## branch zinc
Design Optimized_Wallace, start of the top module:
module Optimized_Wallace(
    input clk, rst,
    input [15:0] A, B,
    output reg [31:0] PRODUCT
);
Settings: LEC_CHECK=0, ABC_AREA=1, CAP_MARGIN=0, CORE_MARGIN=2, CORE_UTILIZATION=70, CTS_CLUSTER_SIZE=25, HOLD_SLACK_MARGIN=-0.1, SETUP_SLACK_MARGIN=0.5, SLEW_MARGIN=20; clock period 1.72 ns.
run.sh (not shown) runs the stock make flow with config.mk's settings and CLKGATE_MAP_FILE=.
Seen in the log of branch zinc: GRT-0232 during global routing, after which the run never completed.
> inputs changed (branch zinc -> branch raven)
# branch zinc
export LEC_CHECK = 0
export ABC_AREA = 1
export CAP_MARGIN = 0
export CORE_MARGIN = 2
export CORE_UTILIZATION = 70
export CTS_CLUSTER_SIZE = 25
export HOLD_SLACK_MARGIN = -0.1
export SETUP_SLACK_MARGIN = 0.5
export SLEW_MARGIN = 20
create_clock -name core_clock -period 1.72 [get_ports {clk}]
# branch raven
export LEC_CHECK = 0
export ABC_AREA = 1
export CAP_MARGIN = 0
export CORE_MARGIN = 2
export CORE_UTILIZATION = 70
export CTS_CLUSTER_SIZE = 18
export SETUP_SLACK_MARGIN = -0.13
export SLEW_MARGIN = 20
create_clock -name core_clock -period 1.81 [get_ports {clk}]
==> results <==
- In branch raven the implementation completed, yet the final layout does not meet the checks, the culprit being negative setup slack.
- branch raven -> branch zinc: count of port buffers added during placement delta 0, exact match
- On boundary pin count, branch raven tracks branch zinc almost exactly.
- Of the two candidates, branch zinc has the better HPWL reported at the end of detailed placement and branch raven the worse one.
- Reported for branch zinc and branch raven, cell count after synthesis turned out identical to the last digit.

========
Starting RTL as in the previous note.
Design Optimized_Wallace, start of the top module:
module Optimized_Wallace(
    input clk, rst,
    input [15:0] A, B,
    output reg [31:0] PRODUCT
);
make LEC_CHECK=0 CAP_MARGIN=40 CELL_PAD_IN_SITES_DETAIL_PLACEMENT=1 CORE_ASPECT_RATIO=0.84 CORE_MARGIN=2 CORE_UTILIZATION=33 CTS_CLUSTER_DIAMETER=125 CTS_CLUSTER_SIZE=24 MIN_ROUTING_LAYER=met2 PLACE_DENSITY_LB_ADDON=0.03 SETUP_SLACK_MARGIN=0.59 SLEW_MARGIN=20 finish   # period 3.0 ns
Edit:
CAP_MARGIN = 20   (was 40)
CELL_PAD_IN_SITES_DETAIL_PLACEMENT = not set   (was 1)
CORE_ASPECT_RATIO = not set   (was 0.84)
CORE_UTILIZATION = 40   (was 33)
CTS_CLUSTER_DIAMETER = 337   (was 125)
CTS_CLUSTER_SIZE = 16   (was 24)
MAX_ROUTING_LAYER = met4   (was not set)
MIN_ROUTING_LAYER = not set   (was met2)
PLACE_DENSITY_LB_ADDON = 0.01   (was 0.03)
SETUP_SLACK_MARGIN = not set   (was 0.59)
The changed run finished clean.
Setup slack loses 14 ps.
Final cell count is lower by 8.4%.
Final area is lower by 5.5%.
Sequential share of layout area is higher by 2.3 points.
Clock skew is lower by 6.5 ps.
Global-route usage is lower by 7.6 points.
Total power is lower by 5.3%.
Die size is lower by 17%.
Core utilization is higher by 6.1 points.
Combinational power is lower by 16%.
Critical path depth is higher by 4.
Edit:
ABC_AREA = 1   (was not set)
CORE_UTILIZATION = 72   (was 40)
CTS_CLUSTER_DIAMETER = 333   (was 337)
CTS_CLUSTER_SIZE = not set   (was 16)
MAX_ROUTING_LAYER = not set   (was met4)
PLACE_DENSITY_LB_ADDON = not set   (was 0.01)
SETUP_SLACK_MARGIN = 0.3   (was not set)
clock period = 1.53 ns   (was 3.0 ns; I/O delays follow)
After rerunning:
- Now the flow died in 4_1_cts
- die size came out lower by 40%
- synthesized cell count rises by 34%
- area after synthesis is higher by 6.0%
Edit:
ABC_AREA = not set   (was 1)
CORE_UTILIZATION = 40   (was 72)
CTS_CLUSTER_DIAMETER = not set   (was 333)
SETUP_SLACK_MARGIN = 0.54   (was 0.3)
clock period = 2.74 ns   (was 1.53 ns; I/O delays follow)
Now the flow produced a clean layout.
Area after synthesis shrinks by a few percent.
Synthesized cell count shrinks by a quarter to a third.
Die area grows by well over a third.
Edit:
CORE_UTILIZATION = 72   (was 40)
CTS_CLUSTER_SIZE = 58   (was not set)
PLACE_DENSITY = 0.66   (was not set)
SETUP_SLACK_MARGIN = 0.11   (was 0.54)
clock period = 0.81 ns   (was 2.74 ns; I/O delays follow)
=> This time the run aborted during 4_1_cts, error DPL-0038; area after synthesis stays the same; die area is lower by 44%; synthesized cell count stays the same.

========
Starting RTL as in the previous note.
clock: 1.81 ns
lec_check: 0
abc_area: 1
cap_margin: 0
core_margin: 2
core_utilization: 70
cts_cluster_size: 18
place_density_lb_addon: 0.01
setup_slack_margin: 0.52
slew_margin: 20
The first run did not get past 5_1_grt with GRT-0232.
Change:
--- a/flow/config.mk
+++ b/flow/config.mk
@@ -8,2 +8 @@
-export ABC_AREA = 1
-export CAP_MARGIN = 0
+export CAP_MARGIN = 20
@@ -11,4 +10 @@
-export CORE_UTILIZATION = 70
-export CTS_CLUSTER_SIZE = 18
-export PLACE_DENSITY_LB_ADDON = 0.01
-export SETUP_SLACK_MARGIN = 0.52
+export CORE_UTILIZATION = 67
==> flow/constraint.sdc (replaced) <==
create_clock -name core_clock -period 1.42 [get_ports {clk}]
set_input_delay 0.2840 -clock core_clock [delete_from_list [all_inputs] [get_ports {clk}]]
set_output_delay 0.2840 -clock core_clock [all_outputs]
set_load 0.01 [all_outputs]
=> The changed run produced a layout that fails on negative setup slack. Die size fell slightly. Area after synthesis fell by a few percent. Synthesized cell count fell by a quarter to a third.
Change:
--- a/flow/config.mk
+++ b/flow/config.mk
@@ -10 +10 @@
-export CORE_UTILIZATION = 67
+export CORE_UTILIZATION = 40
==> flow/constraint.sdc (replaced) <==
create_clock -name core_clock -period 3.0 [get_ports {clk}]
set_input_delay 0.6000 -clock core_clock [delete_from_list [all_inputs] [get_ports {clk}]]
set_output_delay 0.6000 -clock core_clock [all_outputs]
set_load 0.01 [all_outputs]
After rerunning: The new run ran to the end with no violations. Routed wire length is lower by 34%. Final area is lower by 11%. Sequential share of layout area is higher by 4.7 points. Critical path depth is higher by 2. First-iteration DRC count is lower by 54%. Core utilization is lower by 43 points. Global-route usage is lower by 21 points. Setup slack improves by 1200 ps.
Change:
--- a/flow/config.mk
+++ b/flow/config.mk
@@ -8 +8,3 @@
-export CAP_MARGIN = 20
+export CAP_MARGIN = 40
+export CELL_PAD_IN_SITES_DETAIL_PLACEMENT = 1
+export CORE_ASPECT_RATIO = 0.84
@@ -11 +13,5 @@
-export SLEW_MARGIN = 20
+export CTS_CLUSTER_DIAMETER = 86
+export CTS_CLUSTER_SIZE = 24
+export MIN_ROUTING_LAYER = met2
+export SETUP_SLACK_MARGIN = 0.59
+export SLEW_MARGIN = 25
Routed wire length goes up by 35%.
Maximum frequency goes up by about 12%.
Global-route usage goes up by 15 points.
Design area goes up by about 1.8%.

========
The RTL this note starts from:
==> flow/design.v <==
`timescale 1ns / 1ps
module black_cell(
    input  wire g_left, p_left,
    input  wire g_right, p_right,
    output wire g_out, p_out
);
    assign g_out = g_left | (p_left & g_right);
    assign p_out = p_left & p_right;
endmodule
module gray_cell(
    input  wire g_left, p_left,
    input  wire g_right,
    output wire g_out
);
    assign g_out = g_left | (p_left & g_right);
endmodule
module han_carlson_32(
    input  wire [31:0] a,
    input  wire [31:0] b,
    output wire [31:0] s,
    output wire        ca
);
    wire [31:0] g0, p0;
    assign g0 = a & b;
    assign p0 = a ^ b;
    wire [31:0] gg1, pp1;
    wire [31:0] gg2, pp2;
    wire [31:0] gg3, pp3;
    wire [31:0] gg4, pp4;
    wire [31:0] gg5, pp5;
    genvar i;
    generate
        for (i = 0; i < 32; i = i + 1) begin : STAGE1
            if (i >= 1) begin
                assign gg1[i] = g0[i] | (p0[i] & g0[i-1]);
                assign pp1[i] = p0[i] & p0[i-1];
            end else begin
                assign gg1[i] = g0[i];
                assign pp1[i] = p0[i];
            end
        end
    endgenerate
    generate
        for (i = 0; i < 32; i = i + 1) begin : STAGE2
            if (i >= 2) begin
                assign gg2[i] = gg1[i] | (pp1[i] & gg1[i-2]);
                assign pp2[i] = pp1[i] & pp1[i-2];
            end else begin
                assign gg2[i] = gg1[i];
                assign pp2[i] = pp1[i];
            end
        end
    endgenerate
    generate
        for (i = 0; i < 32; i = i + 1) begin : STAGE3
            if (i >= 4) begin
                assign gg3[i] = gg2[i] | (pp2[i] & gg2[i-4]);
                assign pp3[i] = pp2[i] & pp2[i-4];
            end else begin
                assign gg3[i] = gg2[i];
                assign pp3[i] = pp2[i];
            end
        end
    endgenerate
    generate
        for (i = 0; i < 32; i = i + 1) begin : STAGE4
            if (i >= 8) begin
                assign gg4[i] = gg3[i] | (pp3[i] & gg3[i-8]);
                assign pp4[i] = pp3[i] & pp3[i-8];
            end else begin
                assign gg4[i] = gg3[i];
                assign pp4[i] = pp3[i];
            end
        end
    endgenerate
    generate
        for (i = 0; i < 32; i = i + 1) begin : STAGE5
            if (i >= 16) begin
                assign gg5[i] = gg4[i] | (pp4[i] & gg4[i-16]);
                assign pp5[i] = pp4[i] & pp4[i-16];
            end else begin
                assign gg5[i] = gg4[i];
                assign pp5[i] = pp4[i];
            end
        end
    endgenerate
    wire [31:0] c;
    assign c[0] = 1'b0;
    generate
        for (i = 1; i < 32; i = i + 1) begin : CARRY_ASSIGN
            assign c[i] = gg5[i-1];
        end
    endgenerate
    assign ca = gg5[31];
    assign s = p0 ^ c;
endmodule
module full_adder(
    input a, b, c,
    output s, ca
);
    assign s  = a ^ b ^ c;
    assign ca = (a & b) | (b & c) | (c & a);
endmodule
module compressor_7to3(
    input  [31:0] a1, a2, a3, a4, a5, a6, a7,
    output [31:0] s,
    output [31:0] c1,   
    output [31:0] c2    
);
    genvar j;
    generate
        for (j = 0; j < 32; j = j + 1) begin
            wire s1, s2, s3, s4, d1, d2, d3, d4;
            full_adder f1 (.a(a1[j]), .b(a2[j]), .c(a3[j]), .s(s1), .ca(d1));
            full_adder f2 (.a(a4[j]), .b(a5[j]), .c(a6[j]), .s(s2), .ca(d2));
            full_adder f3 (.a(s1),   .b(s2),   .c(a7[j]),  .s(s3), .ca(d3));
            full_adder f4 (.a(d1),   .b(d2),   .c(d3),    .s(s4), .ca(d4));
            assign s[j]  = s3;
            assign c1[j] = s4;  
            assign c2[j] = d4;  
        end
    endgenerate
endmodule
module csa(
    input  [31:0] a, b, c,
    output [31:0] s,
    output [31:0] ca 
);
    assign s  = a ^ b ^ c;
    assign ca = ((a & b) | (b & c) | (c & a)) << 1;
endmodule
module Optimized_Wallace(
    input clk, rst,
    input [15:0] A, B,
    output reg [31:0] PRODUCT
);
    genvar i, j;
    wire [31:0] pp [0:15];
    generate
        for (i = 0; i < 16; i = i + 1) begin
            for (j = 0; j < 32; j = j + 1) begin
                if ((j >= i) && (j < i + 16))
                    assign pp[i][j] = A[j - i] & B[i];
                else
                    assign pp[i][j] = 1'b0;
            end
        end
    endgenerate
    wire [31:0] s0, s1_1, c0, c1, c0_2, c1_2, b0, b1, b0_2, b1_2;
     compressor_7to3 u1 (.a1(pp[0]), .a2(pp[1]), .a3(pp[2]), .a4(pp[3]), .a5(pp[4]), .a6(pp[5]), .a7(pp[6]), .s(s0), .c1(b0), .c2(b0_2));
     compressor_7to3 u2 (.a1(pp[7]), .a2(pp[8]), .a3(pp[9]), .a4(pp[10]), .a5(pp[11]), .a6(pp[12]), .a7(pp[13]), .s(s1_1), .c1(b1), .c2(b1_2));
   assign c0   = b0<<1;      
   assign c1   = b1<<1;      
   assign c0_2 = b0_2<<2;    
   assign c1_2 = b1_2<<2;   
    reg [31:0] r_s0, r_s1, r_c0, r_c1, r_c02, r_c12, r_pp14, r_pp15;
    always @(posedge clk or posedge rst) begin
        if (rst) begin
            r_s0 <= 0; r_s1 <= 0;
            r_c0 <= 0; r_c1 <= 0;
            r_c02 <= 0; r_c12 <= 0;
            r_pp14 <= 0; r_pp15 <= 0;
        end 
        else begin
            r_s0 <= s0; r_s1 <= s1_1;
            r_c0 <= c0; r_c1 <= c1;
            r_c02 <= c0_2; r_c12 <= c1_2;
            r_pp14 <= pp[14]; r_pp15 <= pp[15];
        end
    end
    wire [31:0] sum2, c1_s2, c2_s2, ca1, ca2;
    compressor_7to3 p1 (.a1(r_s0), .a2(r_s1), .a3(r_c0), .a4(r_c1), .a5(r_c02), .a6(r_c12), .a7(r_pp14), .s(sum2), .c1(c1_s2), .c2(c2_s2));
    assign ca1 = c1_s2<<1;     
    assign ca2 = c2_s2<<2;     
    reg [31:0] rsum2, rca1, rca2, rlt;
    always @(posedge clk or posedge rst) begin
        if (rst) begin
            rsum2 <= 0;
            rca1 <= 0;
            rca2 <= 0;
            rlt <= 0;
        end
        else begin
            rsum2 <= sum2;
            rca1 <= ca1;
            rca2 <= ca2;
            rlt <= r_pp15;
        end
    end
    wire [31:0] ps1, pca1, s, ca;
    csa q1 (.a(rsum2), .b(rca1), .c(rca2), .s(ps1), .ca(pca1));
    csa q2 (.a(rlt), .b(ps1), .c(pca1), .s(s), .ca(ca));
    reg [31:0] rsum, rcarry;
    always @(posedge clk or posedge rst) begin
        if (rst) begin
            rsum <= 0;
            rcarry <= 0;
        end 
        else begin
            rsum <= s;
            rcarry <= ca;
        end
    end
    wire [31:0] sum;
    wire carry;
    han_carlson_32 p2 (.a(rsum), .b(rcarry), .s(sum), .ca(carry));
    always @(posedge clk or posedge rst) begin
        if (rst)
            PRODUCT <= 0;
        else
            PRODUCT <= sum;
    end
endmodule
Settings: LEC_CHECK=0, ABC_AREA=1, CAP_MARGIN=0, CORE_MARGIN=2, CORE_UTILIZATION=72, CTS_CLUSTER_DIAMETER=224, CTS_CLUSTER_SIZE=75, GPL_ROUTABILITY_DRIVEN=0, PLACE_DENSITY_LB_ADDON=0.01, SETUP_SLACK_MARGIN=0.18, SLEW_MARGIN=5; clock period 1.53 ns.
The starting point aborted during global routing with GRT-0232.
Next try:
Settings changed: CORE_UTILIZATION 72 to 70, CTS_CLUSTER_DIAMETER 224 to unset, CTS_CLUSTER_SIZE 75 to 18, GPL_ROUTABILITY_DRIVEN 0 to unset, PLACE_DENSITY set to 0.35, PLACE_DENSITY_LB_ADDON 0.01 to unset, SETUP_SLACK_MARGIN 0.18 to 0.52, SLEW_MARGIN 5 to 20.
Clock period 1.53 ns to 1.81 ns, I/O delays scaled along.
The changed run failed in global routing with GRT-0232. Synthesized area does not change. Die area is higher by 2.8%. Synthesized cell count is unchanged.
Next try:
Settings changed: ABC_AREA 1 to unset, CAP_MARGIN 0 to 20, CORE_UTILIZATION 70 to 71, CTS_CLUSTER_SIZE 18 to unset, PLACE_DENSITY 0.35 to unset, SETUP_SLACK_MARGIN 0.52 to unset.
Clock period 1.81 ns to 0.906 ns, I/O delays scaled along.
Result: Now the flow ended with an error in clock tree synthesis with DPL-0038. Synthesized area is lower by 5.7%. Synthesized cell count is lower by 26%. Die area is lower by 6.8%.
Next try:
Settings changed: ABC_AREA set to 1, CAP_MARGIN 20 to 0, CORE_UTILIZATION 71 to 70, CTS_CLUSTER_SIZE set to 25, SETUP_SLACK_MARGIN set to 0.46.
Clock period 0.906 ns to 1.57 ns, I/O delays scaled along.
=> The new run aborted during global routing (DPL-0038). Synthesized area climbs by 6.0%. Die area goes up by 7.3%. Synthesized cell count went up by 34%.

========
Setup of job 6386:
Starts from the design.v that is shown in full above.
make LEC_CHECK=0 CAP_MARGIN=20 CORE_MARGIN=2 CORE_UTILIZATION=72 CTS_CLUSTER_SIZE=14 PLACE_DENSITY_LB_ADDON=0.04 SETUP_SLACK_MARGIN=0.11 SLEW_MARGIN=20 finish   # period 0.81 ns
Job 6386 terminated abnormally: 4_1_cts reported DPL-0038.
[inputs] job 7466 vs job 6386
Settings: setting CTS_CLUSTER_DIAMETER to 400 for the first time; removing SETUP_SLACK_MARGIN (formerly 0.11); setting HOLD_SLACK_MARGIN to 0.29 for the first time; removing PLACE_DENSITY_LB_ADDON (formerly 0.04); setting ABC_AREA to 1 for the first time; changing CTS_CLUSTER_SIZE from 14 to 10; changing the clock period (ns, I/O delays scaled along) from 0.81 to 1.52.
The flow ended early for job 7466: it failed with a tool error in 5_1_grt.
Against job 6386, job 7466 comes in 4.6 um higher on die outline height.
Sort job 6386 and job 7466 by width of the die, descending, and job 7466 comes first.
From job 6386 to job 7466 the numbers moved as follows: number of distinct standard cells referenced by the synthesized netlist lower, simple-gate area share of the yosys netlist rose 1.3 points, synthesized cell count +34%, synthesized area up about 6%.
Diff job 6386 -> job 7466 | yosys-reported design area after synthesis | up by a few percent
In the tables for job 6386 and job 7466, xor/xnor share of the synthesized area reads higher with job 6386.
#### Input delta (job 4080 over job 7466)
Settings: clearing CTS_CLUSTER_DIAMETER, which used to be 400; putting SETUP_SLACK_MARGIN at -0.06 where nothing was set; clearing HOLD_SLACK_MARGIN, which used to be 0.29; clearing ABC_AREA, which used to be 1; swapping 72 for 70 in CORE_UTILIZATION; swapping 10 for 25 in CTS_CLUSTER_SIZE; swapping 1.52 for 2.08 in the clock period (ns, I/O delays scaled along).
==> comparison <==
Looking at worst-case setup slack after placement, job 4080 sits 0.36 ns above job 7466.
Per the comparison of job 4080 with job 7466, adder-cell share of the synthesized area rose by 1.8 points, post-CTS resize count fell by 90%, summed standard-cell area reported by yosys fell by about 5.7%, chip area fell by 770 um^2, initial core utilization fell by 1.9 points.
Job 4080 reports a lower net count entering floorplan than job 7466 does.
Job 4080 completed end to end; final checks failed (negative setup slack).
Per the comparison of job 4080 with job 7466, number of buffers created by CTS went down 3, global placement routability congestion went down 0.017, cell area after synthesis went down about 5.7%.
The inputs of job 9213 differ from those of job 4080 as listed below.
Settings: a deleted CTS_CLUSTER_SIZE that had been 25; a deleted SETUP_SLACK_MARGIN that had been -0.06; a change of CORE_UTILIZATION from 70 to 40; a change of the clock period (ns, I/O delays scaled along) from 2.08 to 2.74.
==> comparison <==
- Job 4080 -> job 9213: count of placed standard cells in the final layout, fillers left out increased by a few percent
- Taking job 4080 as the reference, in job 9213 worst setup slack rose 0.48 ns, register area was more or less identical, data arrival time of the critical path rose by 0.13 ns.
- The end of the critical path comes out PRODUCT[31]$_DFF_PP0_ in one run and PRODUCT[29]$_DFF_PP0_ in the other, namely in job 9213 and job 4080 respectively.
- Status for job 4080 and job 9213: clean finish in job 9213 only
- Layout overhead on the synthesized area was lower in the run labelled job 9213.
- Summary — met3 global-route usage, job 9213 relative to job 4080: lower, by 5.2 points.
- Going from job 4080 to job 9213, cell-internal power shrinks by 29%.
Input changes introduced in job 697 (baseline for comparison: job 9213):
Settings: a change of CORE_UTILIZATION from 40 to 72; an added SETUP_SLACK_MARGIN of 0.11; a change of the clock period (ns, I/O delays scaled along) from 2.74 to 0.858.
[summary]
4_1_cts: job 697 exited with error. Compared with job 9213, job 697 shows a lower final weighted congestion of routability-driven global placement. The fraction of the yosys area taken by sequential cells of job 9213 and that of job 697 are within noise of each other. Detailed-placement wirelength estimate up about 15% in job 697 wrt job 9213. Yosys chip area came out exactly the same in job 9213 and job 697.
Here is what was changed in the inputs of job 4908 compared with job 697.
Settings: setting CTS_CLUSTER_DIAMETER to 188 for the first time; setting ABC_AREA to 1 for the first time; setting CTS_CLUSTER_SIZE to 73 for the first time; changing SETUP_SLACK_MARGIN from 0.11 to 0.25; setting PLACE_DENSITY_LB_ADDON to 0.27 for the first time; changing the clock period (ns, I/O delays scaled along) from 0.858 to 1.55.
## What came out
Job 4908 never completed; the flow aborted with a tool error in 5_1_grt. [compare] base=job 697 new=job 4908: chip area from the yosys synthesis statistics increased by about 6% relative to the old numbers, fraction of the mapped netlist area in compound gates -2.4 points, chip width +4.6 um.
Power is estimated from default activity; no workload was simulated.
